<file path="design/flow/run.sh">
#!/bin/bash
# the make line also repeats each setting of config.mk as NAME=value (left out here)
make -C /OpenROAD-flow-scripts/flow DESIGN_CONFIG=/design/flow/config.mk WORK_HOME=/design/flow/orfs CLKGATE_MAP_FILE= finish
</file>
<file path="design/flow/config.mk">
export PLATFORM = sky130hd
export DESIGN_NAME = eight_stage_mult
export DESIGN_NICKNAME = eight_stage_mult
export VERILOG_FILES = /design/flow/design.v
export SDC_FILE = /design/flow/constraint.sdc
export NUM_CORES = 4
export LEC_CHECK = 0
export ABC_AREA = 1
export CAP_MARGIN = 40
export CELL_PAD_IN_SITES_DETAIL_PLACEMENT = 2
export CELL_PAD_IN_SITES_GLOBAL_PLACEMENT = 0
export CORE_MARGIN = 4
export CORE_UTILIZATION = 20
export CTS_CLUSTER_SIZE = 41
export GPL_ROUTABILITY_DRIVEN = 0
export HOLD_SLACK_MARGIN = 0.05
export MAX_ROUTING_LAYER = met5
export MIN_ROUTING_LAYER = met2
export PLACE_DENSITY = 0.6
export SLEW_MARGIN = 40
export TNS_END_PERCENT = 55
</file>
<file path="design/flow/constraint.sdc">
create_clock -name core_clock -period 9.0 [get_ports {clock}]
set_input_delay 1.8000 -clock core_clock [delete_from_list [all_inputs] [get_ports {clock}]]
set_output_delay 1.8000 -clock core_clock [all_outputs]
set_load 0.01 [all_outputs]
</file>
<file path="design/flow/design.v">
module single_stage_mult(clock, reset, 
                         product_in,  mplier_in,  mcand_in,  bmask_in,  inst_valid_in, dest_reg_in, NPC_in,
                         br_rec_en_1, br_rec_en_2, br_marker_1, br_marker_2, br_mispre_1, br_mispre_2,
                         product_out, mplier_out, mcand_out, bmask_out, inst_valid_out, dest_reg_out, NPC_out);
  input clock, reset, inst_valid_in;
  input [3:0]  bmask_in;
  input [63:0] product_in, mplier_in, mcand_in;
  input [5:0] dest_reg_in;
  input [63:0] NPC_in;
  input br_rec_en_1, br_rec_en_2;
  input [2:0] br_marker_1, br_marker_2;
  input br_mispre_1, br_mispre_2;
  output reg inst_valid_out;
  output reg [3:0]  bmask_out;
  output reg [63:0] mplier_out, mcand_out;
  output reg [5:0] dest_reg_out;
  output reg [63:0] NPC_out;
  output wire [63:0] product_out;
  reg  [63:0] prod_in_reg, partial_prod_reg;
  wire [63:0] partial_product, next_mplier, next_mcand;
  assign product_out = prod_in_reg + partial_prod_reg;
  assign partial_product = mplier_in[15:0] * mcand_in;
  assign next_mplier = {16'b0,mplier_in[63:16]};
  assign next_mcand = {mcand_in[47:0],16'b0};
  always @(posedge clock)
  begin
    prod_in_reg      <= product_in;
    partial_prod_reg <= partial_product;
    mplier_out       <= next_mplier;
    mcand_out        <= next_mcand;
  end
  reg next_inst_valid_out;
  reg [3:0] next_bmask_out;
  always@(*) begin
    next_inst_valid_out = inst_valid_in;
    next_bmask_out       = bmask_in;
    if( br_rec_en_1 & br_mispre_1 & bmask_in[br_marker_1] ) next_inst_valid_out = 0;
    else if( br_rec_en_2 & br_mispre_2 & bmask_in[br_marker_2] ) next_inst_valid_out = 0;
    if( br_rec_en_1 ) next_bmask_out[br_marker_1] = 0;
    if( br_rec_en_2 ) next_bmask_out[br_marker_2] = 0;
  end
  always@(posedge clock)
  begin
    if(reset) begin
      inst_valid_out <= 1'b0;
      bmask_out      <= 0;
      NPC_out        <= 0;
      dest_reg_out   <= 6'd31;
    end
    else begin
      inst_valid_out <= next_inst_valid_out;
      bmask_out      <= next_bmask_out;
      NPC_out        <= NPC_in;
      dest_reg_out   <= dest_reg_in;
    end
  end
endmodule
module eight_stage_mult(clock, reset,
                        mplier, mcand, bmask_in, inst_valid_in, dest_reg_in, NPC_in,
                        br_rec_en_1, br_rec_en_2, br_marker_1, br_marker_2, br_mispre_1, br_mispre_2,
                        bmask_out, product, inst_valid_out, dest_reg_out, NPC_out);
  input clock, reset, inst_valid_in;
  input [5:0] dest_reg_in;
  input [63:0] NPC_in;
  input [3:0]  bmask_in;
  input [63:0] mcand, mplier;
  input br_rec_en_1, br_rec_en_2;
  input [2:0] br_marker_1, br_marker_2;
  input br_mispre_1, br_mispre_2;
  output [3:0]  bmask_out;
  output [63:0] product;
  output inst_valid_out;
  output [5:0] dest_reg_out;
  output [63:0] NPC_out;
  wire [63:0] mcand_out, mplier_out;
  wire [(3*4) -1:0] internal_bmask;
  wire [(3*6) -1:0] internal_dest_reg;
  wire [(3*64)-1:0] internal_products, internal_mcands, internal_mpliers, internal_NPC;
  wire [(3*1)- 1:0] internal_inst_valid_outs;
  single_stage_mult mstage [3:0] 
    (.clock(clock),
     .reset(reset),
     .product_in({internal_products,64'h0}),
     .mplier_in({internal_mpliers,mplier}),
     .mcand_in({internal_mcands,mcand}),
     .bmask_in({internal_bmask, bmask_in}),
     .inst_valid_in({internal_inst_valid_outs,inst_valid_in}),
     .dest_reg_in({internal_dest_reg, dest_reg_in}),
     .NPC_in({internal_NPC, NPC_in}),
     .br_rec_en_1(br_rec_en_1),
     .br_rec_en_2(br_rec_en_2),
     .br_marker_1(br_marker_1),
     .br_marker_2(br_marker_2),
     .br_mispre_1(br_mispre_1),
     .br_mispre_2(br_mispre_2),
     .product_out({product,internal_products}),
     .mplier_out({mplier_out,internal_mpliers}),
     .mcand_out({mcand_out,internal_mcands}),
     .bmask_out({bmask_out, internal_bmask}),
     .inst_valid_out({inst_valid_out,internal_inst_valid_outs}),
     .dest_reg_out({dest_reg_out, internal_dest_reg}),
     .NPC_out({NPC_out, internal_NPC})
    );
endmodule
</file>
==> ci_impl_report.md, run 1 <==
### Metrics collected by this job

| Metric | Value |
|---|---|
| Commonest register cell after synthesis | sky130_fd_sc_hd__dfxtp_1 |
| Input/output buffers | 353 |
| Average size of a mapped cell | 7.95 um^2 |
| Number of hold buffers added after cts | 0 |
| Post-synth seq share | 0.186 |
| Most repeated cell in the gate-level netlist after synthesis | sky130_fd_sc_hd__inv_1 |
| Most frequent cells after synthesis | sky130_fd_sc_hd__inv_1 (3127), sky130_fd_sc_hd__nand2_1 (2879), sky130_fd_sc_hd__fa_1 (1667) |
| Yosys cell types | 54 |
| Post-Synthesis Cells | 11400 |
| Total of flip-flops plus latches after synthesis | 844 |
| FFs w/ async S/R, synth | 0 |
| Basic-gate share of the synthesized area counting and, or, nand and nor cells | 0.171 |
| Cell count listed in synth_stat.txt | 11400 |
| Total die size | 465000 um^2 |
| Xor+xnor area frac | 0.0241 |
| Top post-synthesis cells by area | sky130_fd_sc_hd__fa_1 (37%), sky130_fd_sc_hd__dfxtp_1 (19%), sky130_fd_sc_hd__inv_1 (13%), sky130_fd_sc_hd__nand2_1 (12%), sky130_fd_sc_hd__ha_1 (5.4%) |
| Die X | 682 um |
| Halt point of the flow | global routing |
| Cell type with the largest total area | sky130_fd_sc_hd__fa_1 |
| Yosys stat chip area | 90900 um^2 |
| Number of CTS-inserted buffers | 114 |
| Number of placed I/O pins | 354 |
| Net Count, Synth | 13700 |
| Top cell type's share of synthesized area | 0.367 |
| Adder and majority gate portion of the synthesized area | 0.421 |
| Initial Util | 0.201 |
| EDFF count, synth | 0 |
| Final global-route overflow total | 1026 |
| Clk sink count | 844 |
| HPWL after DPL | 417000 um |
| Post-CTS sizing | 0 |
| DIE HEIGHT | 682 um |
| Max Buffers Root-to-Sink | 4 |
| Number of buffers added for setup after CTS | 0 |
| Placed Instance Area | 101000 um^2 |
| Compound-gate portion of the synthesized area | 0.0435 |
| Area of the core region | 453000 um^2 |
| Synth Warn # | 1 |
| Mux frac, synth | 0 |
| Run Error | [ERROR GRT-0116] Global routing finished with congestion. Check the congestion regions in the DRC Viewer. |
| H-tree levels | 3 |
| Outcome | stopped before the end |
| Worst setup timing slack at the placement stage | -0.730 ns |
| Overall track demand over capacity in global routing | 0.487 |
| Cell chosen for the clock root | sky130_fd_sc_hd__clkbuf_16 |
| Top logic cell family in the synthesized netlist | adder cells |
| Cell area after synthesis | 90900 um^2 |
| Placement Rows | 247 |
==> layer usage <==
metal	GRT overflow	track usage
met1	-	-
met2	225	0.506
met3	435	0.546
met4	277	0.401
met5	89	0.257
==> per-stage QoR <==
stage	util	cells
CTS	0.232	17600
floorplan	-	11400
global placement	0.223	17400
detailed placement	0.223	17400
==> run 2, diff against run 1 <==
- ABC_AREA: 1 -> default
- CAP_MARGIN: 40 -> 20
- CELL_PAD_IN_SITES_DETAIL_PLACEMENT: 2 -> default
- CELL_PAD_IN_SITES_GLOBAL_PLACEMENT: 0 -> default
- CORE_MARGIN: 4 -> 2
- CORE_UTILIZATION: 20 -> 70
- CTS_CLUSTER_SIZE: 41 -> 36
- GPL_ROUTABILITY_DRIVEN: 0 -> default
- HOLD_SLACK_MARGIN: 0.05 -> default
- MAX_ROUTING_LAYER: met5 -> default
- MIN_ROUTING_LAYER: met2 -> default
- PLACE_DENSITY: 0.6 -> default
- SETUP_SLACK_MARGIN: default -> 1.56
- SLEW_MARGIN: 40 -> 20
- TNS_END_PERCENT: 55 -> default
- clock period: 9.0 -> 5.51 ns (I/O delays scaled with it)
==> run 2 against run 1 <==
  * The layout now fails its checks (setup timing)
  * Synthesized cell count decreased by 21%
  * Synthesized area down 6.7%
  * Die area down 73%
==> ci_impl_report.md, run 2 <==
### Yosys + OpenROAD results

| Metric | Value |
|---|---|
| Outcome | failed layout checks (was stopped before the end) |
| List of failed layout checks | setup timing |
| Met1 wire length | 90000 um |
| Reg2Reg Launch Point | mstage[0].mplier_out[4] |
| Total instance count after detailed placement | 11500 (was 17400) |
| Category of the most critical setup path | in -> reg |
| Total of flip-flops plus latches after synthesis | 844 (unchanged) |
| Slew Viols, Final | 0 |
| Post-synth seq share | 0.199 (was 0.186) |
| Hold path depth | 0 |
| Post-Synthesis Cells | 9018 (was 11400) |
| Number of placed I/O pins | 354 (unchanged) |
| Initial DRC Count | 6945 |
| Yosys stat chip area | 84800 um^2 (was 90900 um^2) |
| H-tree levels | 3 (unchanged) |
| Depth of the critical timing path with buffers and inverters included | 28 |
| Maximum achievable frequency | 134 MHz |
| CP Capture Type | flop |
| Commonest register cell after synthesis | sky130_fd_sc_hd__dfxtp_1 (unchanged) |
| Total die size | 124000 um^2 (was 465000 um^2) |
| Basic-gate share of the synthesized area counting and, or, nand and nor cells | 0.159 (was 0.171) |
| Cell area after synthesis | 84800 um^2 (was 90900 um^2) |
| Reported max-cap violation count | 0 |
| Number of CTS-inserted buffers | 85 (was 114) |
| Insertion delay at the late pin of the worst-skew pair | 0.72 ns |
| Compound-gate portion of the synthesized area | 0.0480 (was 0.0435) |
| Net Count, Synth | 11300 (was 13700) |
| R2R depth | 29 |
| Relative slew margins | 0.132 |
| Via-to-Cell Ratio | 5.87 |
| Pin count of the biggest net entering global routing | 180 |
| Input/output buffers | 353 (unchanged) |
| Final worst path period need | 7.44 ns |
| Most common cell type on the critical path | sky130_fd_sc_hd__fa_1 |
| Area of the core region | 120000 um^2 (was 453000 um^2) |
| Register area | 17100 um^2 |
| Number of failing hold endpoints at the final stage | 0 |
| Worst R2R Setup Slack | -1.32 ns |
| CTS tree | built |
| Most frequent cells after synthesis | sky130_fd_sc_hd__inv_1 (1867), sky130_fd_sc_hd__fa_1 (1667), sky130_fd_sc_hd__nand2_1 (1542) (was sky130_fd_sc_hd__inv_1 (3127), sky130_fd_sc_hd__nand2_1 (2879), sky130_fd_sc_hd__fa_1 (1667)) |
| Top cell type's share of synthesized area | 0.394 (was 0.367) |
| Post-layout period usage | 1.35 |
| Non-filler instance count after layout | 12000 |
| Post-DRT Antenna Nets | 0 |
| Post-route worst setup slack | -1.93 ns |
| Cell chosen for the clock root | sky130_fd_sc_hd__clkbuf_16 (unchanged) |
| Worst setup timing slack at the placement stage | -2.50 ns (was -0.730 ns) |
| Worst EP arrival | 8.06 ns |
| Required time at the endpoint of the critical path | 6.13 ns |
| Routed WL per cell | 23.4 um |
| Setup TNS Final | -93.12 ns |
| Area of combinational cells with multiple inputs | 62300 um^2 |
| Count of endpoints failing setup in the final report | 98 |
| Setup repair after global routing missed its margin | yes |
| Max Buffers Root-to-Sink | 3 (was 4) |
| Top post-synthesis cells by area | sky130_fd_sc_hd__fa_1 (39%), sky130_fd_sc_hd__dfxtp_1 (20%), sky130_fd_sc_hd__inv_1 (8.3%), sky130_fd_sc_hd__nand2_1 (6.8%), sky130_fd_sc_hd__ha_1 (5.8%) (was sky130_fd_sc_hd__fa_1 (37%), sky130_fd_sc_hd__dfxtp_1 (19%), sky130_fd_sc_hd__inv_1 (13%), sky130_fd_sc_hd__nand2_1 (12%), sky130_fd_sc_hd__ha_1 (5.4%)) |
| Initial Util | 0.707 (was 0.201) |
| Vias after detailed routing | 70300 |
| Yosys cell types | 80 (was 54) |
| Syn-to-layout area delta | 26.6% |
| Critical path origin | mplier[12] |
| Cell type with the largest total area | sky130_fd_sc_hd__fa_1 (unchanged) |
| Launch point of the worst hold path | mstage[0].partial_prod_reg[33] |
| Share of the core filled with cells | 0.895 |
| Uppermost routed layer | met5 |
| CP startpoint kind | input pin |
| Total buffers and inverters traversed by the critical path | 10 |
| 1st-pass router iterations | 9 |
| Gp weighted congestion | 0.992 |
| Vias in the first global route | 75700 |
| Stage delay of the slowest cell on the critical path | 0.90 ns |
| Number of remaining DRC errors | 0 |
| Maximum fanout along the worst path | 11 |
| Synth Warn # | 1 (unchanged) |
| Kind of path behind the tightest hold check | reg -> reg |
| Average size of a mapped cell | 9.40 um^2 (was 7.95 um^2) |
| Filler cell count in the final layout | 5295 |
| Clock tree skew after final layout | 0.0701 ns |
| Cell type of the slowest stage on the worst timing path | sky130_fd_sc_hd__fa_1 |
| Number of warnings the tools reported | 41 |
| Overall track demand over capacity in global routing | 0.420 |
| Met3 Routed Length | 33700 um |
| DIE HEIGHT | 352 um (was 682 um) |
| Most repeated cell in the gate-level netlist after synthesis | sky130_fd_sc_hd__inv_1 (unchanged) |
| EDFF count, synth | 0 (unchanged) |
| Tightest Pin Transition | 1.29 ns |
| Placement Rows | 127 (was 247) |
| Wire length of the first global-routing pass | 404000 um |
| Final global-route overflow total | 0 |
| Adder and majority gate portion of the synthesized area | 0.452 (was 0.421) |
| Met2 layer wire length in the routed design | 131000 um |
| FFs w/ async S/R, synth | 0 (unchanged) |
| Xor+xnor area frac | 0.0350 (was 0.0241) |
| Top logic cell family in the synthesized netlist | adder cells (unchanged) |
| Fin nets | 12600 |
| Die X | 352 um (was 682 um) |
| Number of antenna violations at the first check in global routing | 17 |
| Endpoint of the most critical register-to-register path | mstage[1].partial_prod_reg[57] |
| Total detailed-routing wirelength | 281000 um |
| Clock slew seen by the registers of the worst setup and hold paths | 0.07 ns |
| Cell family contributing the most delay on the critical path | adder cells |
| Hold-critical path endpoint | mstage[1].prod_in_reg[33] |
| Setup crit end | mstage[0].partial_prod_reg[62] |
| Mux frac, synth | 0.00213 (was 0) |
| HPWL after DPL | 192000 um (was 417000 um) |
| Clk sink count | 844 (unchanged) |
| Cell count listed in synth_stat.txt | 9018 (was 11400) |
run 2: what timing repair did:
item                       CTS  global route
pin swaps                  256           264
gates cloned                16            10
setup endpoints to repair  153           157
setup buffers              158           105
hold buffers                 0             0
gates resized              613           474
run 2: final cells by class:
cell class                      instances  share of cell area
Multi-Input combinational cell       5853               0.580
Sequential cell                       844               0.159
Timing Repair Buffer                 1640               0.147
Inverter                             1868              0.0653
Clock buffer                          113              0.0223
Tap cell                             1612              0.0188
Clock inverter                         46             0.00691
Antenna cell                            6            0.000140
run 2: metrics by stage:
step,hold WS [ns],cell area [um^2]
2_1_floorplan,0.310,87100
3_3_place_gp,0.311,97800
3_5_place_dp,0.312,97800
4_1_cts,0.308,105000
5_1_grt,0.313,107000
6_report,0.306,107000
run 2: metal layers:
metal  up-vias  global-route usage
met5         -                   0
met3      1884               0.123
met4        14               0.266
met2      5023               0.696
met1     34500               0.479
li1      28900                   -
==> run 3, diff against run 2 <==
- ABC_AREA: default -> 1
- CAP_MARGIN: 20 -> 25
- CELL_PAD_IN_SITES_DETAIL_PLACEMENT: default -> 2
- CELL_PAD_IN_SITES_GLOBAL_PLACEMENT: default -> 3
- CORE_ASPECT_RATIO: default -> 1.36
- CORE_MARGIN: 2 -> 7
- CORE_UTILIZATION: 70 -> 20
- CTS_CLUSTER_DIAMETER: default -> 66
- CTS_CLUSTER_SIZE: 36 -> 85
- GPL_ROUTABILITY_DRIVEN: default -> 1
- GPL_TIMING_DRIVEN: default -> 0
- MAX_ROUTING_LAYER: default -> met5
- MIN_ROUTING_LAYER: default -> met1
- PLACE_DENSITY: default -> 0.67
- SETUP_SLACK_MARGIN: 1.56 -> 2.1
- SLEW_MARGIN: 20 -> 10
- TNS_END_PERCENT: default -> 95
- clock period: 5.51 -> 13.9 ns (I/O delays scaled with it)
==> run 3 against run 2 <==
  * Clock-buffer cell count is 22 lower
  * Hold slack better by 0.0063 ns
  * Final area is 1.8% lower
  * Critical path type unchanged
  * Worst setup slack better by 5.2 ns
  * Critical path depth is 7 lower
  * Sequential share of layout area is 0.15 points higher
  * Register-to-register slack better by 7.0 ns
  * The run now finishes clean
  * Cell count is 50% higher
  * Largest cell class unchanged
  * Highest routed layer unchanged
==> ci_impl_report.md, run 3 <==
### Yosys + OpenROAD results

| Metric | Value |
|---|---|
| Outcome | no timing/DRC/antenna violations (was failed layout checks) |
| Most repeated cell in the gate-level netlist after synthesis | sky130_fd_sc_hd__inv_1 (unchanged) |
| Most frequent cells after synthesis | sky130_fd_sc_hd__inv_1 (3127), sky130_fd_sc_hd__nand2_1 (2879), sky130_fd_sc_hd__fa_1 (1667) (was sky130_fd_sc_hd__inv_1 (1867), sky130_fd_sc_hd__fa_1 (1667), sky130_fd_sc_hd__nand2_1 (1542)) |
| Wire length of the first global-routing pass | 592000 um (was 404000 um) |
| Initial Util | 0.201 (was 0.707) |
| DIE HEIGHT | 800 um (was 352 um) |
| Average size of a mapped cell | 7.95 um^2 (was 9.40 um^2) |
| Maximum achievable frequency | 94.2 MHz |
| Top cell type's share of synthesized area | 0.367 (was 0.394) |
| Number of hold buffers added after cts | 0 (unchanged) |
| Worst R2R Setup Slack | 5.72 ns (was -1.32 ns) |
| Clock tree skew after final layout | 0.0815 ns (was 0.0701 ns) |
| Tightest Pin Transition | 1.13 ns (was 1.29 ns) |
| Basic-gate share of the synthesized area counting and, or, nand and nor cells | 0.171 (was 0.159) |
| Worst setup timing slack at the placement stage | 2.43 ns (was -2.50 ns) |
| Maximum fanout along the worst path | 10 (was 11) |
| Insertion delay at the late pin of the worst-skew pair | 0.85 ns (was 0.72 ns) |
| Stage delay of the slowest cell on the critical path | 0.82 ns (was 0.90 ns) |
| Count of endpoints failing setup in the final report | 0 (was 98) |
| EDFF count, synth | 0 (unchanged) |
| Met1 wire length | 157000 um (was 90000 um) |
| Yosys cell types | 54 (was 80) |
| Cell count listed in synth_stat.txt | 11400 (was 9018) |
| Top post-synthesis cells by area | sky130_fd_sc_hd__fa_1 (37%), sky130_fd_sc_hd__dfxtp_1 (19%), sky130_fd_sc_hd__inv_1 (13%), sky130_fd_sc_hd__nand2_1 (12%), sky130_fd_sc_hd__ha_1 (5.4%) (was sky130_fd_sc_hd__fa_1 (39%), sky130_fd_sc_hd__dfxtp_1 (20%), sky130_fd_sc_hd__inv_1 (8.3%), sky130_fd_sc_hd__nand2_1 (6.8%), sky130_fd_sc_hd__ha_1 (5.8%)) |
| Die X | 592 um (was 352 um) |
| Depth of the critical timing path with buffers and inverters included | 21 (was 28) |
| Gp weighted congestion | 0.877 (was 0.992) |
| Vias after detailed routing | 73200 (was 70300) |
| Syn-to-layout area delta | 16.0% (was 26.6%) |
| Cell type with the largest total area | sky130_fd_sc_hd__fa_1 (unchanged) |
| Cell family contributing the most delay on the critical path | adder cells (unchanged) |
| Mux frac, synth | 0 (was 0.00213) |
| Net Count, Synth | 13700 (was 11300) |
| Number of buffers added for setup after CTS | 0 (was 158) |
| Number of warnings the tools reported | 32 (was 41) |
| Max Buffers Root-to-Sink | 4 (was 3) |
| CP startpoint kind | input pin (unchanged) |
| Endpoint of the most critical register-to-register path | mstage[1].partial_prod_reg[63] (was mstage[1].partial_prod_reg[57]) |
| H-tree levels | 3 (unchanged) |
| Final worst path period need | 10.61 ns |
| Category of the most critical setup path | in -> reg (unchanged) |
| Post-route worst setup slack | 3.29 ns (was -1.93 ns) |
| Setup TNS Final | 0 ns (was -93.12 ns) |
| Critical path origin | mcand[21] (was mplier[12]) |
| Uppermost routed layer | met5 (unchanged) |
| Post-CTS sizing | 0 (was 613) |
| Cell type of the slowest stage on the worst timing path | sky130_fd_sc_hd__clkdlybuf4s50_1 (was sky130_fd_sc_hd__fa_1) |
| Critical path cell sequence | clkdlybuf4s50_1 > clkbuf_1 > clkbuf_1 > nand2_1 > fa_1 > fa_1 > fa_1 > inv_1 > fa_1 > fa_1 > inv_1 > fa_1 > inv_1 > ha_1 > a21oi_1 > o21ai_0 > a21oi_1 > o21ai_2 > a21oi_1 > nand2_1 > xor2_1 |
| Setup repair after global routing missed its margin | no (was yes) |
| Routed WL per cell | 22.8 um (was 23.4 um) |
| Vias in the first global route | 85600 (was 75700) |
| Hold-critical path endpoint | mstage[1].mplier_out[27] (was mstage[1].prod_in_reg[33]) |
| Yosys stat chip area | 90900 um^2 (was 84800 um^2) |
| Slew Viols, Final | 0 (unchanged) |
| Relative slew margins | 0.247 (was 0.132) |
| Top logic cell family in the synthesized netlist | adder cells (unchanged) |
| Reg2Reg Launch Point | mstage[0].mcand_out[36] (was mstage[0].mplier_out[4]) |
| Fin nets | 14200 (was 12600) |
| Launch point of the worst hold path | mstage[0].mplier_out[43] (was mstage[0].partial_prod_reg[33]) |
| Reported max-cap violation count | 0 (unchanged) |
| Min Hold Slack | 0.313 ns (was 0.306 ns) |
| Post-DRT Antenna Nets | 0 (unchanged) |
| Total die size | 474000 um^2 (was 124000 um^2) |
| Post-layout period usage | 0.764 (was 1.35) |
| CTS tree | built (unchanged) |
| CP Capture Type | flop (unchanged) |
| Compound-gate portion of the synthesized area | 0.0435 (was 0.0480) |
| Number of CTS-inserted buffers | 87 (was 85) |
| Post-synth seq share | 0.186 (was 0.199) |
| R2R depth | 23 (was 29) |
| Required time at the endpoint of the critical path | 14.57 ns (was 6.13 ns) |
| 1st-pass router iterations | 5 (was 9) |
| Adder and majority gate portion of the synthesized area | 0.421 (was 0.452) |
| Met2 layer wire length in the routed design | 222000 um (was 131000 um) |
| Number of antenna violations at the first check in global routing | 32 (was 17) |
| Pin count of the biggest net entering global routing | 33 (was 180) |
| Placement Rows | 288 (was 127) |
| Clk sink count | 844 (unchanged) |
| Xor+xnor area frac | 0.0241 (was 0.0350) |
| Total buffers and inverters traversed by the critical path | 6 (was 10) |
| Total detailed-routing wirelength | 408000 um (was 281000 um) |
| Synth Warn # | 1 (unchanged) |
| Input/output buffers | 336 (was 353) |
| Area of the core region | 452000 um^2 (was 120000 um^2) |
| Clock slew seen by the registers of the worst setup and hold paths | 0.11 ns (was 0.07 ns) |
| Commonest register cell after synthesis | sky130_fd_sc_hd__dfxtp_1 (unchanged) |
| Final global-route overflow total | 0 (unchanged) |
| Initial DRC Count | 2545 (was 6945) |
| Number of failing hold endpoints at the final stage | 0 (unchanged) |
| Post-Synthesis Cells | 11400 (was 9018) |
| Via-to-Cell Ratio | 4.08 (was 5.87) |
| Total of flip-flops plus latches after synthesis | 844 (unchanged) |
| Overall track demand over capacity in global routing | 0.172 (was 0.420) |
| Worst EP arrival | 11.29 ns (was 8.06 ns) |
| Most common cell type on the critical path | sky130_fd_sc_hd__fa_1 (unchanged) |
| Number of placed I/O pins | 354 (unchanged) |
| Cell chosen for the clock root | sky130_fd_sc_hd__clkbuf_16 (unchanged) |
| Cell area after synthesis | 90900 um^2 (was 84800 um^2) |
| Hold path depth | 0 (unchanged) |
| FFs w/ async S/R, synth | 0 (unchanged) |
| HPWL after DPL | 356000 um (was 192000 um) |
| Met3 Routed Length | 9990 um (was 33700 um) |
| Kind of path behind the tightest hold check | reg -> reg (unchanged) |
| Setup crit end | mstage[0].partial_prod_reg[40] (was mstage[0].partial_prod_reg[62]) |
| Number of remaining DRC errors | 0 (unchanged) |
run 3: cell type report:
class	count	area (um^2)
Clock inverter	64	1100
Inverter	3136	11800
Clock buffer	91	2250
Sequential cell	844	16900
Timing Repair Buffer	357	3640
Antenna cell	25	62.6
Tap cell	5945	7440
Multi-Input combinational cell	6914	60000
Buffer	541	2270
Fill cell	52800	347000
run 3: routing by layer:
layer,track usage,vias up
li1,-,33300
met1,0.189,38300
met2,0.338,1063
met3,0.0149,486
met4,0.0654,6
met5,0,-
run 3: metrics by stage:
step,util,cell area (um^2),cells
4_1_cts,0.233,105000,17900
5_1_grt,0.233,105000,17900
6_report,0.233,105000,17900
3_3_place_gp,0.225,102000,17700
3_5_place_dp,0.225,102000,17700
2_1_floorplan,-,90900,11400
==> run 4, diff against run 3 <==
- CAP_MARGIN: 25 -> 40
- CELL_PAD_IN_SITES_GLOBAL_PLACEMENT: 3 -> 2
- CORE_ASPECT_RATIO: 1.36 -> default
- CORE_MARGIN: 7 -> 2
- CTS_CLUSTER_DIAMETER: 66 -> default
- CTS_CLUSTER_SIZE: 85 -> 41
- GPL_ROUTABILITY_DRIVEN: 1 -> default
- GPL_TIMING_DRIVEN: 0 -> default
- HOLD_SLACK_MARGIN: default -> 0.05
- MIN_ROUTING_LAYER: met1 -> default
- PLACE_DENSITY: 0.67 -> 0.6
- SETUP_SLACK_MARGIN: 2.1 -> default
- SLEW_MARGIN: 10 -> 40
- TNS_END_PERCENT: 95 -> 55
- clock period: 13.9 -> 9.0 ns (I/O delays scaled with it)
==> run 4 against run 3 <==
  * Critical endpoint is now mstage[0].partial_prod_reg[58]
  * Still clean
  * Die area shrank 2.9%
  * First-iteration DRC count grew 2.0%
  * Non-clock buffer count decreased by 265
  * Synthesized area stayed put
  * Clock-buffer cell count rose by 42
  * Highest routed layer unchanged
  * Cell count shrank 1.1%
  * Synthesized cell count is the same
==> ci_impl_report.md, run 4 <==
### Yosys + OpenROAD results

| Metric | Value |
|---|---|
| Number of remaining DRC errors | 0 (unchanged) |
| Top post-synthesis cells by area | sky130_fd_sc_hd__fa_1 (37%), sky130_fd_sc_hd__dfxtp_1 (19%), sky130_fd_sc_hd__inv_1 (13%), sky130_fd_sc_hd__nand2_1 (12%), sky130_fd_sc_hd__ha_1 (5.4%) (unchanged) |
| Count of endpoints failing setup in the final report | 0 (unchanged) |
| Routed WL per cell | 20.0 um (was 22.8 um) |
| Number of antenna violations at the first check in global routing | 34 (was 32) |
| Met1 wire length | 161000 um (was 157000 um) |
| Critical path cell sequence | clkdlybuf4s50_1 > nand2_1 > fa_1 > inv_1 > fa_1 > fa_1 > fa_1 > fa_1 > inv_1 > fa_1 > inv_1 > ha_1 > a21oi_1 > buf_4 > o21ai_0 > a21oi_1 > buf_4 > nor2_1 > nor2_1 > or2_2 > nand4_1 > nand2_1 (was clkdlybuf4s50_1 > clkbuf_1 > clkbuf_1 > nand2_1 > fa_1 > fa_1 > fa_1 > inv_1 > fa_1 > fa_1 > inv_1 > fa_1 > inv_1 > ha_1 > a21oi_1 > o21ai_0 > a21oi_1 > o21ai_2 > a21oi_1 > nand2_1 > xor2_1) |
| Post-CTS sizing | 0 (unchanged) |
| Hold-critical path endpoint | mstage[3].prod_in_reg[29] (was mstage[1].mplier_out[27]) |
| Cell chosen for the clock root | sky130_fd_sc_hd__clkbuf_16 (unchanged) |
| Pin count of the biggest net entering global routing | 104 (was 33) |
| Filler cell count in the final layout | 52600 (was 52800) |
| Gp weighted congestion | 0.875 (was 0.877) |
| Input/output buffers | 353 (was 336) |
| Initial DRC Count | 2597 (was 2545) |
| Placed Instance Area | 102000 um^2 (about the same) |
| Average size of a mapped cell | 7.95 um^2 (unchanged) |
| Total of flip-flops plus latches after synthesis | 844 (unchanged) |
| Worst R2R Setup Slack | 1.99 ns (was 5.72 ns) |
| Slew Viols, Final | 0 (unchanged) |
| EDFF count, synth | 0 (unchanged) |
| Synth Warn # | 1 (unchanged) |
| Critical path origin | mcand[15] (was mcand[21]) |
| Vias after detailed routing | 71300 (was 73200) |
| Net Count, Synth | 13700 (unchanged) |
| Top cell type's share of synthesized area | 0.367 (unchanged) |
| Reported max-cap violation count | 0 (unchanged) |
| Setup repair after global routing missed its margin | no (unchanged) |
| Tightest Pin Transition | 0.863 ns (was 1.13 ns) |
| Post-DRT Antenna Nets | 0 (unchanged) |
| Setup crit end | mstage[0].partial_prod_reg[58] (was mstage[0].partial_prod_reg[40]) |
| 1st-pass router iterations | 5 (unchanged) |
| HPWL after DPL | 294000 um (was 356000 um) |
| Clk sink count | 844 (unchanged) |
| Endpoint of the most critical register-to-register path | mstage[1].partial_prod_reg[63] (unchanged) |
| Launch point of the worst hold path | mstage[2].prod_in_reg[29] (was mstage[0].mplier_out[43]) |
| Commonest register cell after synthesis | sky130_fd_sc_hd__dfxtp_1 (unchanged) |
| Cell type of the slowest stage on the worst timing path | sky130_fd_sc_hd__clkdlybuf4s50_1 (unchanged) |
| Final global-route overflow total | 0 (unchanged) |
| Hold path depth | 0 (unchanged) |
| Maximum achievable frequency | 129 MHz |
| Met3 Routed Length | 8580 um (was 9990 um) |
| Most frequent cells after synthesis | sky130_fd_sc_hd__inv_1 (3127), sky130_fd_sc_hd__nand2_1 (2879), sky130_fd_sc_hd__fa_1 (1667) (unchanged) |
| H-tree levels | 3 (unchanged) |
| Vias in the first global route | 82500 (was 85600) |
| Number of warnings the tools reported | 35 (was 32) |
| Clock tree skew after final layout | 0.0927 ns (was 0.0815 ns) |
| Cell family contributing the most delay on the critical path | adder cells (unchanged) |
| Post-route worst setup slack | 1.26 ns (was 3.29 ns) |
| Final worst path period need | 7.74 ns |
| Reg2Reg Launch Point | mstage[0].mplier_out[1] (was mstage[0].mcand_out[36]) |
| Total detailed-routing wirelength | 354000 um (was 408000 um) |
| DIE HEIGHT | 678 um (was 800 um) |
| Total buffers and inverters traversed by the critical path | 6 (unchanged) |
| Relative slew margins | 0.424 (was 0.247) |
| Number of hold buffers added after cts | 0 (unchanged) |
| Initial Util | 0.201 (about the same) |
| Xor+xnor area frac | 0.0241 (unchanged) |
| Overall track demand over capacity in global routing | 0.155 (was 0.172) |
| Yosys cell types | 54 (unchanged) |
| Number of placed I/O pins | 354 (unchanged) |
| Number of buffers added for setup after CTS | 0 (unchanged) |
| Register area | 17000 um^2 (was 16900 um^2) |
| Total die size | 460000 um^2 (was 474000 um^2) |
| Basic-gate share of the synthesized area counting and, or, nand and nor cells | 0.171 (unchanged) |
| Top logic cell family in the synthesized netlist | adder cells (unchanged) |
| Compound-gate portion of the synthesized area | 0.0435 (unchanged) |
| Post-synth seq share | 0.186 (unchanged) |
| Outcome | no timing/DRC/antenna violations (unchanged) |
| Uppermost routed layer | met5 (unchanged) |
| Syn-to-layout area delta | 16.5% (was 16.0%) |
| Post-layout period usage | 0.861 (was 0.764) |
| CTS tree | built (unchanged) |
| Adder and majority gate portion of the synthesized area | 0.421 (unchanged) |
| Insertion delay at the late pin of the worst-skew pair | 0.89 ns (was 0.85 ns) |
| Final Cell Area | 106000 um^2 (was 105000 um^2) |
| Stage delay of the slowest cell on the critical path | 0.95 ns (was 0.82 ns) |
| Die X | 678 um (was 592 um) |
| Depth of the critical timing path with buffers and inverters included | 22 (was 21) |
| Post-Synthesis Cells | 11400 (unchanged) |
| FFs w/ async S/R, synth | 0 (unchanged) |
| Cell area after synthesis | 90900 um^2 (unchanged) |
| Via-to-Cell Ratio | 4.03 (was 4.08) |
| Number of failing hold endpoints at the final stage | 0 (unchanged) |
| Cell count listed in synth_stat.txt | 11400 (unchanged) |
| Yosys stat chip area | 90900 um^2 (unchanged) |
| R2R depth | 21 (was 23) |
| Max Buffers Root-to-Sink | 4 (unchanged) |
| CP startpoint kind | input pin (unchanged) |
| Met2 layer wire length in the routed design | 175000 um (was 222000 um) |
| Category of the most critical setup path | in -> reg (unchanged) |
| Placement Rows | 247 (was 288) |
| Area of combinational cells with multiple inputs | 60000 um^2 (about the same) |
| Min Hold Slack | 0.302 ns (was 0.313 ns) |
| Number of CTS-inserted buffers | 109 (was 87) |
| Cell type with the largest total area | sky130_fd_sc_hd__fa_1 (unchanged) |
| Most common cell type on the critical path | sky130_fd_sc_hd__fa_1 (unchanged) |
| Kind of path behind the tightest hold check | reg -> reg (unchanged) |
| Mux frac, synth | 0 (unchanged) |
| Worst setup timing slack at the placement stage | 0.397 ns (was 2.43 ns) |
| Maximum fanout along the worst path | 8 (was 10) |
| CP Capture Type | flop (unchanged) |
| Worst EP arrival | 8.45 ns (was 11.29 ns) |
| Most repeated cell in the gate-level netlist after synthesis | sky130_fd_sc_hd__inv_1 (unchanged) |
| Setup TNS Final | 0 ns (unchanged) |
| Required time at the endpoint of the critical path | 9.71 ns (was 14.57 ns) |
| Area of the core region | 452000 um^2 (about the same) |
| Wire length of the first global-routing pass | 537000 um (was 592000 um) |
| Clock slew seen by the registers of the worst setup and hold paths | 0.07 ns (was 0.11 ns) |
| Fin nets | 13900 (was 14200) |
run 4: area by class of cell:
| cell class | count | area share |
|---|---|---|
| timing repair buffer | 633 | 0.0553 |
| multi-input combinational | 6914 | 0.567 |
| antenna | 18 | 0.000425 |
| clock buffer | 133 | 0.0281 |
| inverter | 3136 | 0.111 |
| sequential | 844 | 0.160 |
| clock inverter | 65 | 0.00767 |
| tap | 5976 | 0.0706 |
run 4: layer usage:
metal  track usage  vias to the layer above
li1              -                    32800
met1         0.202                    37400
met2         0.276                      769
met3        0.0133                      330
met4        0.0334                       22
met5             0                        -
run 4: metrics by stage:
stage	instances	utilization
after floorplan	11400	-
after global placement	17500	0.225
after detailed placement	17500	0.226
final	17700	0.234
after global routing	17700	0.234
after CTS	17700	0.234
==> run 5, diff against run 4 <==
- ABC_AREA: 1 -> 0
- MAX_ROUTING_LAYER: met5 -> met4
==> run 5 against run 4 <==
  * Critical path depth rose by 3
  * First-iteration DRC count fell by 2.4%
  * Clock-buffer cell count rose by 8
  * Still clean
  * Cell count fell by 14%
  * Via count fell by 16%
  * Core utilization rose by 0.47 points
  * Fmax fell by 7.3%
  * Register-to-register slack got worse by 0.97 ns
  * Clock skew rose by 0.00090 ns
  * Global-route usage fell by 0.95 points
==> ci_impl_report.md, run 5 <==
### Yosys + OpenROAD results

| Metric | Value |
|---|---|
| Outcome | no timing/DRC/antenna violations (unchanged) |
| Final global-route overflow total | 0 (unchanged) |
| Synth Warn # | 1 (unchanged) |
| Category of the most critical setup path | in -> reg (unchanged) |
| R2R depth | 24 (was 21) |
| Filler cell count in the final layout | 48000 (was 52600) |
| Placed Instance Area | 96900 um^2 (was 102000 um^2) |
| Worst setup timing slack at the placement stage | -0.262 ns (was 0.397 ns) |
| Hold path depth | 0 (unchanged) |
| Xor+xnor area frac | 0.0350 (was 0.0241) |
| Hold-critical path endpoint | mstage[2].prod_in_reg[3] (was mstage[3].prod_in_reg[29]) |
| Number of antenna violations at the first check in global routing | 30 (was 34) |
| Min Hold Slack | 0.313 ns (was 0.302 ns) |
| Number of buffers added for setup after CTS | 0 (unchanged) |
| Initial Util | 0.200 (was 0.201) |
| Insertion delay at the late pin of the worst-skew pair | 0.88 ns (was 0.89 ns) |
| Stage delay of the slowest cell on the critical path | 0.71 ns (was 0.95 ns) |
| Count of endpoints failing setup in the final report | 0 (unchanged) |
| Setup repair after global routing missed its margin | no (unchanged) |
| Basic-gate share of the synthesized area counting and, or, nand and nor cells | 0.159 (was 0.171) |
| Most frequent cells after synthesis | sky130_fd_sc_hd__inv_1 (1867), sky130_fd_sc_hd__fa_1 (1667), sky130_fd_sc_hd__nand2_1 (1542) (was sky130_fd_sc_hd__inv_1 (3127), sky130_fd_sc_hd__nand2_1 (2879), sky130_fd_sc_hd__fa_1 (1667)) |
| Die X | 655 um (was 678 um) |
| Mux frac, synth | 0.00213 (was 0) |
| Depth of the critical timing path with buffers and inverters included | 25 (was 22) |
| Most repeated cell in the gate-level netlist after synthesis | sky130_fd_sc_hd__inv_1 (unchanged) |
| HPWL after DPL | 242000 um (was 294000 um) |
| Number of placed I/O pins | 354 (unchanged) |
| Yosys stat chip area | 84800 um^2 (was 90900 um^2) |
| Share of the core filled with cells | 0.239 (was 0.234) |
| Slew Viols, Final | 0 (unchanged) |
| Reported max-cap violation count | 0 (unchanged) |
| Cell type of the slowest stage on the worst timing path | sky130_fd_sc_hd__clkdlybuf4s50_1 (unchanged) |
| Worst R2R Setup Slack | 1.02 ns (was 1.99 ns) |
| Gp weighted congestion | 0.804 (was 0.875) |
| Critical path origin | mcand[9] (was mcand[15]) |
| Net Count, Synth | 11300 (was 13700) |
| Area of the core region | 423000 um^2 (was 452000 um^2) |
| Compound-gate portion of the synthesized area | 0.0480 (was 0.0435) |
| Post-synth seq share | 0.199 (was 0.186) |
| Post-layout period usage | 0.929 (was 0.861) |
| Clock slew seen by the registers of the worst setup and hold paths | 0.07 ns (about the same) |
| Worst EP arrival | 9.15 ns (was 8.45 ns) |
| Setup TNS Final | 0 ns (unchanged) |
| H-tree levels | 3 (unchanged) |
| Most common cell type on the critical path | sky130_fd_sc_hd__fa_1 (unchanged) |
| Clock tree skew after final layout | 0.0936 ns (was 0.0927 ns) |
| Overall track demand over capacity in global routing | 0.145 (was 0.155) |
| Cell chosen for the clock root | sky130_fd_sc_hd__clkbuf_16 (unchanged) |
| Post-CTS sizing | 0 (unchanged) |
| Via-to-Cell Ratio | 3.96 (was 4.03) |
| Number of hold buffers added after cts | 0 (unchanged) |
| Maximum achievable frequency | 120 MHz (was 129 MHz) |
| EDFF count, synth | 0 (unchanged) |
| Average size of a mapped cell | 9.40 um^2 (was 7.95 um^2) |
| Initial DRC Count | 2535 (was 2597) |
| Cell area after synthesis | 84800 um^2 (was 90900 um^2) |
| Required time at the endpoint of the critical path | 9.79 ns (was 9.71 ns) |
| FFs w/ async S/R, synth | 0 (unchanged) |
| CP startpoint kind | input pin (unchanged) |
| Vias in the first global route | 70100 (was 82500) |
| Setup crit end | mstage[0].partial_prod_reg[61] (was mstage[0].partial_prod_reg[58]) |
| Relative slew margins | 0.357 (was 0.424) |
| CP Capture Type | flop (unchanged) |
| Number of failing hold endpoints at the final stage | 0 (unchanged) |
| Syn-to-layout area delta | 19.1% (was 16.5%) |
| Kind of path behind the tightest hold check | reg -> reg (unchanged) |
| Final worst path period need | 8.36 ns (was 7.74 ns) |
| Endpoint of the most critical register-to-register path | mstage[1].partial_prod_reg[60] (was mstage[1].partial_prod_reg[63]) |
| Vias after detailed routing | 60100 (was 71300) |
| Launch point of the worst hold path | mstage[1].prod_in_reg[3] (was mstage[2].prod_in_reg[29]) |
| Placement Rows | 239 (was 247) |
| Yosys cell types | 80 (was 54) |
| Number of remaining DRC errors | 0 (unchanged) |
| Cell type with the largest total area | sky130_fd_sc_hd__fa_1 (unchanged) |
| Input/output buffers | 353 (unchanged) |
| Tightest Pin Transition | 0.959 ns (was 0.863 ns) |
| Adder and majority gate portion of the synthesized area | 0.452 (was 0.421) |
| Total buffers and inverters traversed by the critical path | 6 (unchanged) |
| Routed WL per cell | 19.7 um (was 20.0 um) |
| Total detailed-routing wirelength | 299000 um (was 354000 um) |
| Total of flip-flops plus latches after synthesis | 844 (unchanged) |
| Number of CTS-inserted buffers | 113 (was 109) |
| Total instance count after detailed placement | 15000 (was 17500) |
| Final Cell Area | 101000 um^2 (was 106000 um^2) |
| Post-Synthesis Cells | 9018 (was 11400) |
| Non-filler instance count after layout | 15200 (was 17700) |
| DIE HEIGHT | 655 um (was 678 um) |
| CTS tree | built (unchanged) |
| Maximum fanout along the worst path | 11 (was 8) |
| Top logic cell family in the synthesized netlist | adder cells (unchanged) |
| Total die size | 429000 um^2 (was 460000 um^2) |
| Commonest register cell after synthesis | sky130_fd_sc_hd__dfxtp_1 (unchanged) |
| Cell family contributing the most delay on the critical path | adder cells (unchanged) |
| 1st-pass router iterations | 5 (unchanged) |
| Number of warnings the tools reported | 36 (was 35) |
| Cell count listed in synth_stat.txt | 9018 (was 11400) |
| Pin count of the biggest net entering global routing | 135 (was 104) |
| Top post-synthesis cells by area | sky130_fd_sc_hd__fa_1 (39%), sky130_fd_sc_hd__dfxtp_1 (20%), sky130_fd_sc_hd__inv_1 (8.3%), sky130_fd_sc_hd__nand2_1 (6.8%), sky130_fd_sc_hd__ha_1 (5.8%) (was sky130_fd_sc_hd__fa_1 (37%), sky130_fd_sc_hd__dfxtp_1 (19%), sky130_fd_sc_hd__inv_1 (13%), sky130_fd_sc_hd__nand2_1 (12%), sky130_fd_sc_hd__ha_1 (5.4%)) |
| Post-route worst setup slack | 0.641 ns (was 1.26 ns) |
| Post-DRT Antenna Nets | 0 (unchanged) |
| Wire length of the first global-routing pass | 454000 um (was 537000 um) |
| Clk sink count | 844 (unchanged) |
| Max Buffers Root-to-Sink | 4 (unchanged) |
| Top cell type's share of synthesized area | 0.394 (was 0.367) |
| Fin nets | 11700 (was 13900) |
| Reg2Reg Launch Point | mstage[0].mplier_out[6] (was mstage[0].mplier_out[1]) |
## run 5: metal layers
layer,vias up,wire length [um],global-route usage
met3,269,12100,0.0212
met5,-,0,-
met1,31700,140000,0.190
met4,0,7470,0.0346
li1,27200,-,-
met2,936,139000,0.235
## run 5: layout make-up
class	count	area, um^2	area share
Clock inverter	63	855	0.00847
Timing Repair Buffer	730	6910	0.0685
Clock buffer	141	3060	0.0303
Sequential cell	844	16900	0.168
Tap cell	5663	7090	0.0702
Inverter	1868	7010	0.0695
Multi-Input combinational cell	5853	59000	0.585
Antenna cell	15	37.5	0.000372
==> run 6, diff against run 5 <==
- CAP_MARGIN: 40 -> 10
- CELL_PAD_IN_SITES_DETAIL_PLACEMENT: 2 -> 1
- CELL_PAD_IN_SITES_GLOBAL_PLACEMENT: 2 -> 3
- CORE_ASPECT_RATIO: default -> 1.36
- CORE_MARGIN: 2 -> 7
- CORE_UTILIZATION: 20 -> 49
- CTS_CLUSTER_DIAMETER: default -> 66
- CTS_CLUSTER_SIZE: 41 -> 85
- GPL_ROUTABILITY_DRIVEN: default -> 1
- GPL_TIMING_DRIVEN: default -> 1
- HOLD_SLACK_MARGIN: 0.05 -> default
- MIN_ROUTING_LAYER: default -> met1
- PLACE_DENSITY: 0.6 -> 0.67
- SETUP_SLACK_MARGIN: default -> 2.1
- SLEW_MARGIN: 40 -> 10
- TNS_END_PERCENT: 55 -> default
- clock period: 9.0 -> 13.9 ns (I/O delays scaled with it)
==> run 6 against run 5 <==
  * First-iteration DRC count decreased by 7.7%
  * Synthesized cell count unchanged
  * Worst setup slack improved by 3.0 ns
  * Synthesized area unchanged
  * Global-route usage increased by 14 points
  * Cell count decreased by 25%
  * Die area decreased by 57%
  * Critical path depth unchanged
  * Sequential share of layout area increased by 1.5 points
==> ci_impl_report.md, run 6 <==
### Yosys + OpenROAD results

| Metric | Value |
|---|---|
| Post-CTS sizing | 0 (unchanged) |
| Most common cell type on the critical path | sky130_fd_sc_hd__fa_1 (unchanged) |
| Adder and majority gate portion of the synthesized area | 0.452 (unchanged) |
| CTS tree | built (unchanged) |
| Required time at the endpoint of the critical path | 14.44 ns (was 9.79 ns) |
| Reg2Reg Launch Point | mstage[0].mplier_out[1] (was mstage[0].mplier_out[6]) |
| Setup repair after global routing missed its margin | no (unchanged) |
| Net Count, Synth | 11300 (unchanged) |
| Mux frac, synth | 0.00213 (unchanged) |
| Post-route worst setup slack | 3.69 ns (was 0.641 ns) |
| Total buffers and inverters traversed by the critical path | 6 (unchanged) |
| Gp weighted congestion | 0.896 (was 0.804) |
| Count of endpoints failing setup in the final report | 0 (unchanged) |
| Synth Warn # | 1 (unchanged) |
| Average size of a mapped cell | 9.40 um^2 (unchanged) |
| Xor+xnor area frac | 0.0350 (unchanged) |
| Number of hold buffers added after cts | 0 (unchanged) |
| Setup TNS Final | 0 ns (unchanged) |
| Post-synth seq share | 0.199 (unchanged) |
| Cell type with the largest total area | sky130_fd_sc_hd__fa_1 (unchanged) |
| R2R depth | 25 (was 24) |
| Number of antenna violations at the first check in global routing | 7 (was 30) |
| Number of buffers added for setup after CTS | 0 (unchanged) |
| Total of flip-flops plus latches after synthesis | 844 (unchanged) |
| Cell family contributing the most delay on the critical path | adder cells (unchanged) |
| Clk sink count | 844 (unchanged) |
| Number of failing hold endpoints at the final stage | 0 (unchanged) |
| Top logic cell family in the synthesized netlist | adder cells (unchanged) |
| Post-layout period usage | 0.735 (was 0.929) |
| Relative slew margins | 0.150 (was 0.357) |
| Number of remaining DRC errors | 0 (unchanged) |
| Routed WL per cell | 22.1 um (was 19.7 um) |
| Top post-synthesis cells by area | sky130_fd_sc_hd__fa_1 (39%), sky130_fd_sc_hd__dfxtp_1 (20%), sky130_fd_sc_hd__inv_1 (8.3%), sky130_fd_sc_hd__nand2_1 (6.8%), sky130_fd_sc_hd__ha_1 (5.8%) (unchanged) |
| Most frequent cells after synthesis | sky130_fd_sc_hd__inv_1 (1867), sky130_fd_sc_hd__fa_1 (1667), sky130_fd_sc_hd__nand2_1 (1542) (unchanged) |
| Cell count listed in synth_stat.txt | 9018 (unchanged) |
| FFs w/ async S/R, synth | 0 (unchanged) |
| Yosys stat chip area | 84800 um^2 (unchanged) |
| Number of placed I/O pins | 354 (unchanged) |
| Stage delay of the slowest cell on the critical path | 1.02 ns (was 0.71 ns) |
| Overall track demand over capacity in global routing | 0.284 (was 0.145) |
| Input/output buffers | 353 (unchanged) |
| Worst setup timing slack at the placement stage | 2.97 ns (was -0.262 ns) |
| Max Buffers Root-to-Sink | 3 (was 4) |
| Worst EP arrival | 10.76 ns (was 9.15 ns) |
| Vias after detailed routing | 59800 (was 60100) |
| Commonest register cell after synthesis | sky130_fd_sc_hd__dfxtp_1 (unchanged) |
| Maximum achievable frequency | 97.9 MHz |
| Syn-to-layout area delta | 9.13% (was 19.1%) |
| Area of the core region | 171000 um^2 (was 423000 um^2) |
| Final global-route overflow total | 0 (unchanged) |
| Number of warnings the tools reported | 39 (was 36) |
| DIE HEIGHT | 499 um (was 655 um) |
| Initial DRC Count | 2341 (was 2535) |
| 1st-pass router iterations | 5 (unchanged) |
| HPWL after DPL | 197000 um (was 242000 um) |
| CP startpoint kind | input pin (unchanged) |
| Via-to-Cell Ratio | 5.25 (was 3.96) |
| Setup crit end | mstage[0].partial_prod_reg[63] (was mstage[0].partial_prod_reg[61]) |
| Final worst path period need | 10.21 ns |
| EDFF count, synth | 0 (unchanged) |
| Launch point of the worst hold path | mstage[2].prod_in_reg[30] (was mstage[1].prod_in_reg[3]) |
| Die X | 371 um (was 655 um) |
| Basic-gate share of the synthesized area counting and, or, nand and nor cells | 0.159 (unchanged) |
| Depth of the critical timing path with buffers and inverters included | 25 (unchanged) |
| Tightest Pin Transition | 1.27 ns (was 0.959 ns) |
| Hold path depth | 0 (unchanged) |
| Initial Util | 0.495 (was 0.200) |
| Number of CTS-inserted buffers | 60 (was 113) |
| Slew Viols, Final | 0 (unchanged) |
| Post-DRT Antenna Nets | 0 (unchanged) |
| Hold-critical path endpoint | mstage[3].prod_in_reg[30] (was mstage[2].prod_in_reg[3]) |
| H-tree levels | 2 (was 3) |
| Cell chosen for the clock root | sky130_fd_sc_hd__clkbuf_16 (unchanged) |
| Outcome | no timing/DRC/antenna violations (unchanged) |
| Endpoint of the most critical register-to-register path | mstage[1].partial_prod_reg[60] (unchanged) |
| Wire length of the first global-routing pass | 398000 um (was 454000 um) |
| Post-Synthesis Cells | 9018 (unchanged) |
| Clock slew seen by the registers of the worst setup and hold paths | 0.12 ns (was 0.07 ns) |
| Yosys cell types | 80 (unchanged) |
| Fin nets | 11400 (was 11700) |
| Critical path origin | mcand[7] (was mcand[9]) |
| Cell type of the slowest stage on the worst timing path | sky130_fd_sc_hd__clkdlybuf4s50_1 (unchanged) |
| Total detailed-routing wirelength | 251000 um (was 299000 um) |
| Most repeated cell in the gate-level netlist after synthesis | sky130_fd_sc_hd__inv_1 (unchanged) |
| Compound-gate portion of the synthesized area | 0.0480 (unchanged) |
| Worst R2R Setup Slack | 5.44 ns (was 1.02 ns) |
| Cell area after synthesis | 84800 um^2 (unchanged) |
| Insertion delay at the late pin of the worst-skew pair | 0.77 ns (was 0.88 ns) |
| Placement Rows | 177 (was 239) |
| Vias in the first global route | 70400 (was 70100) |
| Kind of path behind the tightest hold check | reg -> reg (unchanged) |
| Total die size | 185000 um^2 (was 429000 um^2) |
| CP Capture Type | flop (unchanged) |
| Maximum fanout along the worst path | 17 (was 11) |
| Clock tree skew after final layout | 0.111 ns (was 0.0936 ns) |
| Pin count of the biggest net entering global routing | 124 (was 135) |
| Reported max-cap violation count | 0 (unchanged) |
| Top cell type's share of synthesized area | 0.394 (unchanged) |
| Category of the most critical setup path | in -> reg (unchanged) |
## run 6: final cells by class
class                      instances  area, um^2
fill                           19400       78900
antenna                            4        10.0
timing repair buffer             451        4210
tap                             2237        2800
clock buffer                      62        1510
clock inverter                    52        1070
inverter                        1868        7010
multi-input combinational       5853       59000
sequential                       844       16900
## run 6: layer usage
layer,vias to the layer above,GRT usage,share of wire
met5,-,-,0
met1,31600,0.325,0.39
li1,26400,-,-
met2,1272,0.522,0.54
met4,0,0.0926,0.039
met3,495,0.0274,0.035
## run 6: through the flow
step,cell area (um^2),hold WS (ns),util,instances
4_1_cts,92500,0.304,0.540,11400
6_report,92500,0.309,0.540,11400
3_3_place_gp,89900,0.310,0.525,11300
3_5_place_dp,89900,0.313,0.525,11300
2_1_floorplan,84800,0.310,-,9018
5_1_grt,92500,0.308,0.540,11400
==> run 7, diff against run 6 <==
- ABC_AREA: 0 -> default
- CAP_MARGIN: 10 -> 20
- CELL_PAD_IN_SITES_DETAIL_PLACEMENT: 1 -> default
- CELL_PAD_IN_SITES_GLOBAL_PLACEMENT: 3 -> default
- CORE_ASPECT_RATIO: 1.36 -> default
- CORE_MARGIN: 7 -> 2
- CORE_UTILIZATION: 49 -> 72
- CTS_CLUSTER_DIAMETER: 66 -> default
- CTS_CLUSTER_SIZE: 85 -> 36
- GPL_ROUTABILITY_DRIVEN: 1 -> default
- GPL_TIMING_DRIVEN: 1 -> default
- MAX_ROUTING_LAYER: met4 -> default
- MIN_ROUTING_LAYER: met1 -> default
- PLACE_DENSITY: 0.67 -> default
- SETUP_SLACK_MARGIN: 2.1 -> 1.99
- SLEW_MARGIN: 10 -> 20
- clock period: 13.9 -> 6.68 ns (I/O delays scaled with it)
==> run 7 against run 6 <==
  * The layout now fails its checks (setup timing)
  * Global-route usage is 15 points higher
  * First-iteration DRC count went up to 2.9 times the previous value
  * Die area is 35% lower
==> ci_impl_report.md, run 7 <==
### Yosys + OpenROAD results

| Metric | Value |
|---|---|
| Routing layer with the top usage in global route | met2 (unchanged) |
| Yosys cell types | 80 (unchanged) |
| Number of warnings the tools reported | 40 (was 39) |
| Average size of a mapped cell | 9.40 um^2 (unchanged) |
| Number of hold buffers added after cts | 0 (unchanged) |
| Setup repair after global routing missed its margin | yes (was no) |
| Gp weighted congestion | 0.981 (was 0.896) |
| Post-DRT Antenna Nets | 0 (unchanged) |
| Commonest register cell after synthesis | sky130_fd_sc_hd__dfxtp_1 (unchanged) |
| Initial DRC Count | 6722 (was 2341) |
| Outcome | failed layout checks (was no timing/DRC/antenna violations) |
| Register area | 17000 um^2 (was 16900 um^2) |
| Stage delay of the slowest cell on the critical path | 0.73 ns (was 1.02 ns) |
| Top post-synthesis cells by area | sky130_fd_sc_hd__fa_1 (39%), sky130_fd_sc_hd__dfxtp_1 (20%), sky130_fd_sc_hd__inv_1 (8.3%), sky130_fd_sc_hd__nand2_1 (6.8%), sky130_fd_sc_hd__ha_1 (5.8%) (unchanged) |
| Non-filler instance count after layout | 11700 (was 11400) |
| Post-synth seq share | 0.199 (unchanged) |
| Depth of the critical timing path with buffers and inverters included | 30 (was 25) |
| Post-Synthesis Cells | 9018 (unchanged) |
| Reg2Reg Launch Point | mstage[0].mplier_out[2] (was mstage[0].mplier_out[1]) |
| Endpoint of the most critical register-to-register path | mstage[1].partial_prod_reg[60] (unchanged) |
| Clock slew seen by the registers of the worst setup and hold paths | 0.06 ns (was 0.12 ns) |
| Clk sink count | 844 (unchanged) |
| FFs w/ async S/R, synth | 0 (unchanged) |
| Most repeated cell in the gate-level netlist after synthesis | sky130_fd_sc_hd__inv_1 (unchanged) |
| Cell count listed in synth_stat.txt | 9018 (unchanged) |
| Worst R2R Setup Slack | -0.30 ns (was 5.44 ns) |
| Routed WL per cell | 23.5 um (was 22.1 um) |
| Final worst path period need | 7.43 ns |
| Yosys stat chip area | 84800 um^2 (unchanged) |
| Hold path depth | 0 (unchanged) |
| Total instance count after detailed placement | 11200 (was 11300) |
| Syn-to-layout area delta | 23.4% (was 9.13%) |
| Most common cell type on the critical path | sky130_fd_sc_hd__fa_1 (unchanged) |
| Basic-gate share of the synthesized area counting and, or, nand and nor cells | 0.159 (unchanged) |
| Area of the core region | 117000 um^2 (was 171000 um^2) |
| Total detailed-routing wirelength | 273000 um (was 251000 um) |
| Via-to-Cell Ratio | 5.96 (was 5.25) |
| Number of CTS-inserted buffers | 89 (was 60) |
| Pin count of the biggest net entering global routing | 141 (was 124) |
| H-tree levels | 3 (was 2) |
| Share of the core filled with cells | 0.898 (was 0.540) |
| Setup crit end | mstage[0].partial_prod_reg[60] (was mstage[0].partial_prod_reg[63]) |
| Synth Warn # | 1 (unchanged) |
| Total buffers and inverters traversed by the critical path | 12 (was 6) |
| Fin nets | 12300 (was 11400) |
| Total die size | 121000 um^2 (was 185000 um^2) |
| Maximum achievable frequency | 135 MHz |
| Xor+xnor area frac | 0.0350 (unchanged) |
| Final Cell Area | 105000 um^2 (was 92500 um^2) |
| CP startpoint kind | input pin (unchanged) |
| Count of endpoints failing setup in the final report | 31 (was 0) |
| Cell type with the largest total area | sky130_fd_sc_hd__fa_1 (unchanged) |
| Number of placed I/O pins | 354 (unchanged) |
| Initial Util | 0.728 (was 0.495) |
| Insertion delay at the late pin of the worst-skew pair | 0.74 ns (was 0.77 ns) |
| CP Capture Type | flop (unchanged) |
| Mux frac, synth | 0.00213 (unchanged) |
| CTS tree | built (unchanged) |
| Wire length of the first global-routing pass | 402000 um (was 398000 um) |
| Filler cell count in the final layout | 5017 (was 19400) |
| Worst setup timing slack at the placement stage | -1.63 ns (was 2.97 ns) |
| Cell family contributing the most delay on the critical path | adder cells (unchanged) |
| Total of flip-flops plus latches after synthesis | 844 (unchanged) |
| 1st-pass router iterations | 6 (was 5) |
| Net Count, Synth | 11300 (unchanged) |
| Kind of path behind the tightest hold check | reg -> reg (unchanged) |
| Setup TNS Final | -11.39 ns (was 0 ns) |
| R2R depth | 27 (was 25) |
| Global Route met3 Usage | 0.133 (was 0.0274) |
| Reported max-cap violation count | 0 (unchanged) |
| Top cell type's share of synthesized area | 0.394 (unchanged) |
| DIE HEIGHT | 347 um (was 499 um) |
| Slew Viols, Final | 0 (unchanged) |
| Top logic cell family in the synthesized netlist | adder cells (unchanged) |
| Number of failing hold endpoints at the final stage | 0 (unchanged) |
| Area of combinational cells with multiple inputs | 61900 um^2 (was 59000 um^2) |
| HPWL after DPL | 187000 um (was 197000 um) |
| Number of remaining DRC errors | 0 (unchanged) |
| Cell type of the slowest stage on the worst timing path | sky130_fd_sc_hd__fa_1 (was sky130_fd_sc_hd__clkdlybuf4s50_1) |
| Vias after detailed routing | 69500 (was 59800) |
| Category of the most critical setup path | in -> reg (unchanged) |
| Cell area after synthesis | 84800 um^2 (unchanged) |
| Most frequent cells after synthesis | sky130_fd_sc_hd__inv_1 (1867), sky130_fd_sc_hd__fa_1 (1667), sky130_fd_sc_hd__nand2_1 (1542) (unchanged) |
| Hold-critical path endpoint | mstage[1].mplier_out[3] (was mstage[3].prod_in_reg[30]) |
| Max Buffers Root-to-Sink | 3 (unchanged) |
| Cell chosen for the clock root | sky130_fd_sc_hd__clkbuf_16 (unchanged) |
| Tightest Pin Transition | 1.14 ns (was 1.27 ns) |
| Placed Instance Area | 95500 um^2 (was 89900 um^2) |
| Clock tree skew after final layout | 0.0571 ns (was 0.111 ns) |
| Post-route worst setup slack | -0.751 ns (was 3.69 ns) |
| Critical path origin | mplier[1] (was mcand[7]) |
| Met2 global-route usage | 0.719 (was 0.522) |
| Overall track demand over capacity in global routing | 0.434 (was 0.284) |
| Vias in the first global route | 74500 (was 70400) |
| Relative slew margins | 0.236 (was 0.150) |
| Post-layout period usage | 1.11 (was 0.735) |
| Worst EP arrival | 8.07 ns (was 10.76 ns) |
| Min Hold Slack | 0.307 ns (was 0.309 ns) |
| Input/output buffers | 353 (unchanged) |
| Compound-gate portion of the synthesized area | 0.0480 (unchanged) |
| Required time at the endpoint of the critical path | 7.32 ns (was 14.44 ns) |
| EDFF count, synth | 0 (unchanged) |
| Adder and majority gate portion of the synthesized area | 0.452 (unchanged) |
| Die X | 347 um (was 371 um) |
| Grt met1 use | 0.494 (was 0.325) |
| Maximum fanout along the worst path | 8 (was 17) |
| List of failed layout checks | setup timing |
| Number of antenna violations at the first check in global routing | 17 (was 7) |
| Final global-route overflow total | 0 (unchanged) |
| Placement Rows | 125 (was 177) |
| Launch point of the worst hold path | mstage[0].mplier_out[19] (was mstage[2].prod_in_reg[30]) |
## run 7: metal layers
| metal | vias to the layer above | wire (um) |
|---|---|---|
| met5 | - | 148 |
| met4 | 24 | 23700 |
| met3 | 1820 | 33600 |
| met2 | 5107 | 130000 |
| met1 | 34000 | 86200 |
| li1 | 28500 | - |
## run 7: layout make-up
cell class,instances,area share
antenna,4,0.0000957
clock buffer,114,0.0234
clock inverter,46,0.00552
inverter,1868,0.0670
multi-input combinational,5853,0.592
sequential,844,0.163
tap,1524,0.0182
timing repair buffer,1400,0.131
## run 7: repair_timing
action,4_1_cts,5_1_grt
pin swaps,265,265
resized,601,407
cloned,26,3
setup buffers,163,87
setup endpoints to repair,133,134
